==> run a: inputs <==
// alu_top
module alu_top (
    input             clk,
    input      [7:0]  a_in,
    input      [7:0]  b_in,
    input      [3:0]  command_in,
    input             oe,
    output reg [15:0] d_out
);
export LEC_CHECK = 0
export ABC_AREA = 0
export CAP_MARGIN = 0
export CELL_PAD_IN_SITES_DETAIL_PLACEMENT = 2
export CELL_PAD_IN_SITES_GLOBAL_PLACEMENT = 1
export CORE_ASPECT_RATIO = 1.13
export CORE_MARGIN = 10
export CORE_UTILIZATION = 55
export CTS_CLUSTER_DIAMETER = 137
export CTS_CLUSTER_SIZE = 82
export GPL_ROUTABILITY_DRIVEN = 1
export GPL_TIMING_DRIVEN = 0
export HOLD_SLACK_MARGIN = 0.07
export MAX_ROUTING_LAYER = met4
export SETUP_SLACK_MARGIN = 2.69
export SLEW_MARGIN = 40
export TNS_END_PERCENT = 90
create_clock -name core_clock -period 22.4 [get_ports {clk}]
run.sh (not shown) runs the stock make flow with config.mk's settings and CLKGATE_MAP_FILE=.
==> run b: changes against run a <==
Settings changed: ABC_AREA 0 to not set, CAP_MARGIN 0 to 20, CELL_PAD_IN_SITES_DETAIL_PLACEMENT 2 to not set, CELL_PAD_IN_SITES_GLOBAL_PLACEMENT 1 to not set, CORE_ASPECT_RATIO 1.13 to 1.48, CORE_MARGIN 10 to 4, CORE_UTILIZATION 55 to 40, CTS_CLUSTER_DIAMETER 137 to not set, CTS_CLUSTER_SIZE 82 to not set, GPL_ROUTABILITY_DRIVEN 1 to not set, GPL_TIMING_DRIVEN 0 to not set, HOLD_SLACK_MARGIN 0.07 to not set, MAX_ROUTING_LAYER met4 to not set, SETUP_SLACK_MARGIN 2.69 to not set, SLEW_MARGIN 40 to 15, TNS_END_PERCENT 90 to not set.
==> flow/constraint.sdc (replaced) <==
create_clock -name core_clock -period 24.0 [get_ports {clk}]
set_input_delay 4.8000 -clock core_clock [delete_from_list [all_inputs] [get_ports {clk}]]
set_output_delay 4.8000 -clock core_clock [all_outputs]
set_load 0.01 [all_outputs]
==> run c: changes against run a <==
Settings changed: CAP_MARGIN 0 to 15, CELL_PAD_IN_SITES_DETAIL_PLACEMENT 2 to not set, CELL_PAD_IN_SITES_GLOBAL_PLACEMENT 1 to not set, CORE_ASPECT_RATIO 1.13 to 0.87, CORE_MARGIN 10 to 2, CORE_UTILIZATION 55 to 33, CTS_CLUSTER_SIZE 82 to not set, GPL_ROUTABILITY_DRIVEN 1 to not set, GPL_TIMING_DRIVEN 0 to not set, HOLD_SLACK_MARGIN 0.07 to not set, MAX_ROUTING_LAYER met4 to not set, TNS_END_PERCENT 90 to not set.
==> flow/constraint.sdc (replaced) <==
create_clock -name core_clock -period 16.9 [get_ports {clk}]
set_input_delay 3.3800 -clock core_clock [delete_from_list [all_inputs] [get_ports {clk}]]
set_output_delay 3.3800 -clock core_clock [all_outputs]
set_load 0.01 [all_outputs]
==> notes <==
- Of run b and run c, run c has the higher via count (gap 10%, measured against run c).
- Run b finished clean. Run c ran to the end with violations: setup timing. Run a stopped in detailed placement.
- In run c the clock skew is higher than in run b, by 2.1 ps.
- In synthesized cell count, run c and run b do not differ.
- Of run c and run b, run c has the higher non-clock buffer count (gap 312).
- Against run b, the fmax of run c is higher by about 2%.
==> figures <==
| quantity | run b | run a | run c |
|---|---|---|---|
| Number of design-rule violations left by the first detailed-router iteration | 638 | - | 864 |
| Total routed wirelength | 33610 um | - | 36260 um |
| Outcome | finished clean | aborted with a tool error | finished with violations |
| Last stage reached | - | detailed placement | - |
| Layout check failures | - | - | setup timing |
| Cell area after layout | 12170 sq um | - | 14940 sq um |
| Met3 layer usage reported by global route | 0.01705 | - | 0.02853 |
| Period utilisation layout | 0.9566 | - | 1.331 |
| Worst path setup slack after routing | 1042 ps | - | -5591 ps |
| Net total in the final layout | 1644 | - | 1956 |
| Depth of the worst register-to-register path | 119 | - | 129 |
| MI comb cells | 1139 | - | 1139 |
| Multi-input logic portion of the cell area | 0.7693 | - | 0.6471 |
| Leading cell kind | multi-input combinational cells | - | multi-input combinational cells |
| R2r startpoint | b_q[0] | - | b_q[0] |

========
==> inputs of 08-23 <==
==> flow/design.v <==
module alu_top (
    input             clk,
    input      [7:0]  a_in,
    input      [7:0]  b_in,
    input      [3:0]  command_in,
    input             oe,
    output reg [15:0] d_out
);
    reg [7:0] a_q, b_q;
    reg [3:0] cmd_q;
    reg       oe_q;
    wire [15:0] alu_out;
    always @(posedge clk) begin
        a_q   <= a_in;
        b_q   <= b_in;
        cmd_q <= command_in;
        oe_q  <= oe;
        d_out <= alu_out;
    end
    alu u_alu (.a_in(a_q), .b_in(b_q), .command_in(cmd_q), .oe(oe_q), .d_out(alu_out));
endmodule

module alu ( input [7:0]a_in,b_in,input [3:0]command_in,input oe,output [15:0]d_out);
	parameter 	ADD = 4'b0000,
				INC = 4'b0001,
				SUB =  4'b0010,
				DEC = 4'b0011,
				MUL = 4'b0100,
				DIV = 4'b0101,
				SHL = 4'b0110,
				SHR = 4'b0111,
				AND = 4'b1000,
				OR = 4'b1001,
				INV = 4'b1010,
				NAND = 4'b1011,
				NOR = 4'b1100,
				XOR = 4'b1101,
				XNOR = 4'b1110,
				BUF = 4'b1111;
	reg [15:0] out;
	always@(command_in,a_in,b_in)
		begin
			case(command_in)
				ADD : out = a_in+b_in;
				INC : out = a_in+1'b1;
				SUB : out = a_in-b_in;
				DEC : out = a_in-1'b1;
				MUL : out = a_in*b_in;
				DIV : out = (b_in == 8'd0) ? 16'hFFFF : a_in/b_in;
				SHL : out = a_in<<1;
				SHR : out = a_in>>1;
				AND : out = a_in&&b_in;
				OR : out = a_in||b_in;
				INV : out = !(a_in);
				NAND : out = ~(a_in&b_in);
				NOR : out = ~(a_in|b_in);
				XOR : out = a_in^b_in;
				XNOR : out = a_in~^b_in;
				BUF : out = a_in;
			endcase
		end
	assign d_out = (oe) ? out : 16'h0000;
endmodule  
==> flow/run.sh <==
#!/bin/bash
# the make line also repeats each setting of config.mk as NAME=value (left out here)
make -C /OpenROAD-flow-scripts/flow DESIGN_CONFIG=/design/flow/config.mk WORK_HOME=/design/flow/orfs CLKGATE_MAP_FILE= finish
==> flow/config.mk <==
export PLATFORM = sky130hd
export DESIGN_NAME = alu_top
export DESIGN_NICKNAME = alu_top
export VERILOG_FILES = /design/flow/design.v
export SDC_FILE = /design/flow/constraint.sdc
export NUM_CORES = 4
export LEC_CHECK = 0
export CAP_MARGIN = 5
export CORE_MARGIN = 2
export CORE_UTILIZATION = 70
export SETUP_SLACK_MARGIN = 2.79
export SLEW_MARGIN = 20
==> flow/constraint.sdc <==
create_clock -name core_clock -period 10.6 [get_ports {clk}]
set_input_delay 2.1200 -clock core_clock [delete_from_list [all_inputs] [get_ports {clk}]]
set_output_delay 2.1200 -clock core_clock [all_outputs]
set_load 0.01 [all_outputs]
==> inputs of 12-28, as changes to 08-23 <==
ABC_AREA = 1   (was unset)
CAP_MARGIN = 0   (was 5)
CTS_CLUSTER_DIAMETER = 102   (was unset)
CTS_CLUSTER_SIZE = 11   (was unset)
GPL_TIMING_DRIVEN = 0   (was unset)
MIN_ROUTING_LAYER = met2   (was unset)
SETUP_SLACK_MARGIN = 0.1   (was 2.79)
==> flow/constraint.sdc (replaced) <==
create_clock -name core_clock -period 24.0 [get_ports {clk}]
set_input_delay 4.8000 -clock core_clock [delete_from_list [all_inputs] [get_ports {clk}]]
set_output_delay 4.8000 -clock core_clock [all_outputs]
set_load 0.01 [all_outputs]
==> inputs of 09-26, as changes to 08-23 <==
ABC_AREA = 1   (was unset)
CAP_MARGIN = 0   (was 5)
CTS_CLUSTER_DIAMETER = 102   (was unset)
CTS_CLUSTER_SIZE = 11   (was unset)
SETUP_SLACK_MARGIN = 0.1   (was 2.79)
==> flow/constraint.sdc (replaced) <==
create_clock -name core_clock -period 24.0 [get_ports {clk}]
set_input_delay 4.8000 -clock core_clock [delete_from_list [all_inputs] [get_ports {clk}]]
set_output_delay 4.8000 -clock core_clock [all_outputs]
set_load 0.01 [all_outputs]
==> inputs of 08-14, as changes to 08-23 <==
ABC_AREA = 1   (was unset)
CAP_MARGIN = 20   (was 5)
CORE_UTILIZATION = 72   (was 70)
CTS_CLUSTER_DIAMETER = 396   (was unset)
CTS_CLUSTER_SIZE = 93   (was unset)
SETUP_SLACK_MARGIN = 3.01   (was 2.79)
TNS_END_PERCENT = 5   (was unset)
==> flow/constraint.sdc (replaced) <==
create_clock -name core_clock -period 9.95 [get_ports {clk}]
set_input_delay 1.9900 -clock core_clock [delete_from_list [all_inputs] [get_ports {clk}]]
set_output_delay 1.9900 -clock core_clock [all_outputs]
set_load 0.01 [all_outputs]
==> comparison table <==
Outcome: 09-26 finished with violations; 08-14 did not finish; 12-28 did not finish; 08-23 did not finish
Stage where the flow stopped: 09-26 -; 08-14 detailed placement; 12-28 global routing; 08-23 clock tree synthesis
Reasons for failing layout checks: 09-26 setup timing; 08-14 -; 12-28 -; 08-23 -
RD Place Congestion: 09-26 1.02; 08-14 1.09; 12-28 1.09; 08-23 1.10
Top-count cell post-synth: 09-26 nand2_1; 08-14 nand2_1; 12-28 nand2_1; 08-23 ha_1
Mux share of post-synthesis cell area: 09-26 0%; 08-14 0%; 12-28 0%; 08-23 5.12%
Number of cells upsized or downsized after cts: 09-26 18; 08-14 -; 12-28 107; 08-23 -
Number of sinks handled by clock tree synthesis: 09-26 37; 08-14 -; 12-28 37; 08-23 -
Setup fix buffers added after clock tree synthesis: 09-26 18; 08-14 -; 12-28 84; 08-23 -
Yosys aoi share: 09-26 15.5%; 08-14 15.5%; 12-28 15.5%; 08-23 24.1%
Horizontal die size: 09-26 125 um; 08-14 123 um; 12-28 125 um; 08-23 123 um
Hold-fix buffers at CTS: 09-26 0; 08-14 -; 12-28 0; 08-23 -
H-tree depth: 09-26 2; 08-14 -; 12-28 2; 08-23 -
Cell total in the yosys stat output: 09-26 1597; 08-14 1597; 12-28 1597; 08-23 1313
Seq/Total Area, Yosys: 09-26 7.25%; 08-14 7.25%; 12-28 7.25%; 08-23 7.43%
Yosys-reported design area after synthesis: 09-26 10200 um^2; 08-14 10200 um^2; 12-28 10200 um^2; 08-23 9960 um^2
Core utilization before placement: 09-26 71.1%; 08-14 73.6%; 12-28 71.1%; 08-23 71.8%
Number of standard cells after synthesis: 09-26 1597; 08-14 1597; 12-28 1597; 08-23 1313
Fraction of post-synthesis cell area in the top cell type by area: 09-26 21.2%; 08-14 21.2%; 12-28 21.2%; 08-23 21.7%
Post-place setup slack: 09-26 -727 ps; 08-14 -; 12-28 -3990 ps; 08-23 -12930 ps
Cell area after placement: 09-26 11200 um^2; 08-14 -; 12-28 10900 um^2; 08-23 13200 um^2
Simple Share, Synth: 09-26 30.4%; 08-14 30.4%; 12-28 30.4%; 08-23 22.1%

========
==> inputs of build 48 <==
// alu_top: RTL as listed in full above, without the edits since
make LEC_CHECK=0 CAP_MARGIN=20 CORE_MARGIN=2 CORE_UTILIZATION=25 SLEW_MARGIN=20 finish   # period 23.5 ns
==> inputs of trial 82, as changes to build 48 <==
CAP_MARGIN = 40   (was 20)
CORE_UTILIZATION = 70   (was 25)
HOLD_SLACK_MARGIN = 0.29   (was not set)
SETUP_SLACK_MARGIN = 0.37   (was not set)
==> flow/constraint.sdc (replaced) <==
create_clock -name core_clock -period 22.4 [get_ports {clk}]
set_input_delay 4.4800 -clock core_clock [delete_from_list [all_inputs] [get_ports {clk}]]
set_output_delay 4.4800 -clock core_clock [all_outputs]
set_load 0.01 [all_outputs]
==> inputs of trial 46, as changes to build 48 <==
CORE_UTILIZATION = 40   (was 25)
CTS_CLUSTER_DIAMETER = 307   (was not set)
CTS_CLUSTER_SIZE = 47   (was not set)
PLACE_DENSITY = 0.67   (was not set)
SLEW_MARGIN = 0   (was 20)
==> flow/constraint.sdc (replaced) <==
create_clock -name core_clock -period 24.0 [get_ports {clk}]
set_input_delay 4.8000 -clock core_clock [delete_from_list [all_inputs] [get_ports {clk}]]
set_output_delay 4.8000 -clock core_clock [all_outputs]
set_load 0.01 [all_outputs]
==> results <==
- Utilization: build 48 is lower than trial 46 (18 points).
- In trial 46 the design area is lower than in build 48, by about 4%.
- Sequential cell count is the same in build 48 and trial 46.
- In synthesized cell count, build 48 and trial 46 do not differ.
- In trial 46 the non-clock buffer count is lower than in build 48, by 12.
- Of build 48 and trial 46, build 48 has the higher worst hold slack (gap 0.043 ns).
- Trial 82 failed in global routing (GRT-0232). Trial 46 finished with timing, DRC and antenna clean. Build 48 passed the timing, DRC and antenna checks.
- Of build 48 and trial 46, trial 46 has the higher register-to-register slack (gap 0.17 ns).
- Of trial 82 and trial 46, trial 46 has the higher die size (gap about 40%, measured against trial 46).

========
==> run K <==
Starts from the design.v that is shown in full above.
Settings: LEC_CHECK=0, CAP_MARGIN=20, CORE_MARGIN=2, CORE_UTILIZATION=61, SLEW_MARGIN=20; clock period 16.0 ns.
==> inputs of run G, as changes to run K <==
ABC_AREA = 1   (was unset)
CAP_MARGIN = 25   (was 20)
CORE_UTILIZATION = 18   (was 61)
CTS_CLUSTER_DIAMETER = 338   (was unset)
SETUP_SLACK_MARGIN = 1.54   (was unset)
==> flow/constraint.sdc (replaced) <==
create_clock -name core_clock -period 24.0 [get_ports {clk}]
set_input_delay 4.8000 -clock core_clock [delete_from_list [all_inputs] [get_ports {clk}]]
set_output_delay 4.8000 -clock core_clock [all_outputs]
set_load 0.01 [all_outputs]
==> inputs of run F, as changes to run K <==
CAP_MARGIN = 0   (was 20)
CORE_UTILIZATION = 70   (was 61)
PLACE_DENSITY = 0.64   (was unset)
SETUP_SLACK_MARGIN = -1.37   (was unset)
==> flow/constraint.sdc (replaced) <==
create_clock -name core_clock -period 21.6 [get_ports {clk}]
set_input_delay 4.3200 -clock core_clock [delete_from_list [all_inputs] [get_ports {clk}]]
set_output_delay 4.3200 -clock core_clock [all_outputs]
set_load 0.01 [all_outputs]
==> inputs of run Z, as changes to run K <==
CAP_MARGIN = 40   (was 20)
CORE_UTILIZATION = 70   (was 61)
HOLD_SLACK_MARGIN = 0.29   (was unset)
SETUP_SLACK_MARGIN = 0.15   (was unset)
==> flow/constraint.sdc (replaced) <==
create_clock -name core_clock -period 22.4 [get_ports {clk}]
set_input_delay 4.4800 -clock core_clock [delete_from_list [all_inputs] [get_ports {clk}]]
set_output_delay 4.4800 -clock core_clock [all_outputs]
set_load 0.01 [all_outputs]
==> results_slide.txt <==
Run Summary

Synthesis
  • YS chip area: approximately 0.010 sq mm
  • Synth area leaders: ha_1 (21%), nand2_1 (14%), inv_1 (10%)
  • Post-Syn Area: approximately 0.010 sq mm
  • XORs/XNORs by Area: 5.57%

Final timing
  • Hold Vio Cnt, Final: 0

Worst hold path
  • Hold path startpoint: oe_q$_DFF_P_

Drt
  • # DRC: 0
  • DRT antenna net count: 0

Setup path
  • CP endpoint: d_out[0]$_SDFF_PN0_
  • Startpoint Class: register
  • Critical path depth in cells: approximately 180
  • Crit path DRT: 24.18 ns

Global routing
  • All-Layer GR Usage: 10.8%

Final layout
  • Clock buffers: 6

Run status
  • Status: no timing/DRC/antenna violations
# the run above: run G

==> results_slide.txt <==
Run Summary

Setup path
  • CP endpoint: d_out[0]$_SDFF_PN0_
  • Startpoint Class: register

Final timing
  • Slew Viols, Final: 2
  • Final setup fails: 5
  • Worst Slack Setup Final: -11.06 ns

Synthesis
  • Synth area leaders: ha_1 (22%), fa_1 (7.6%), dfxtp_1 (7.4%)
  • Post-Syn Area: ~0.01 sq mm

Flow run
  • Max cap viols: 1

Run status
  • SO Viols: max-capacitance violations, max-slew violations, negative setup slack
  • Status: finished with violations

Final layout
  • Clock buffers: 6
# the run above: run K

==> results_slide.txt <==
Run Summary

Setup path
  • Crit path DRT: 21.77 ns
  • Startpoint Class: register

Worst hold path
  • Hold path startpoint: oe_q$_DFF_P_

Final layout
  • Clock buffers: 5

Final timing
  • Worst Slack Setup Final: -3.31 ns
  • Final setup fails: 2

Run status
  • SO Viols: negative setup slack
  • Status: finished with violations

Synthesis
  • XORs/XNORs by Area: around 6%
  • Synth area leaders: ha_1 (22%), fa_1 (7.6%), dfxtp_1 (7.4%)
  • Post-Syn Area: about 0.010 sq mm

Global routing
  • All-Layer GR Usage: a little under half
# the run above: run F

==> results_slide.txt <==
Run Summary

Synthesis
  • Aoi/oai-family share of the synthesized area: between 20% and 30%
  • Post-Syn Area: 0.00996 sq mm
  • Synth area leaders: ha_1 (22%), fa_1 (7.6%), dfxtp_1 (7.4%)
  • XORs/XNORs by Area: just over 6%
  • YS chip area: ~0.01 sq mm
  • Synth Register Bits: 37
  • Synth warnings: 2

Placed design
  • Cells after DPL: ~1,600
  • Final GP Congestion: slightly below 1

Global routing
  • All-Layer GR Usage: around four fifths
  • GR Util met2: 91.3%

Run status
  • Failed at: global routing
  • Error: [ERROR GRT-0232] Routing congestion too high. Check the congestion heatmap in the GUI.
  • Status: aborted with a tool error
# the run above: run Z

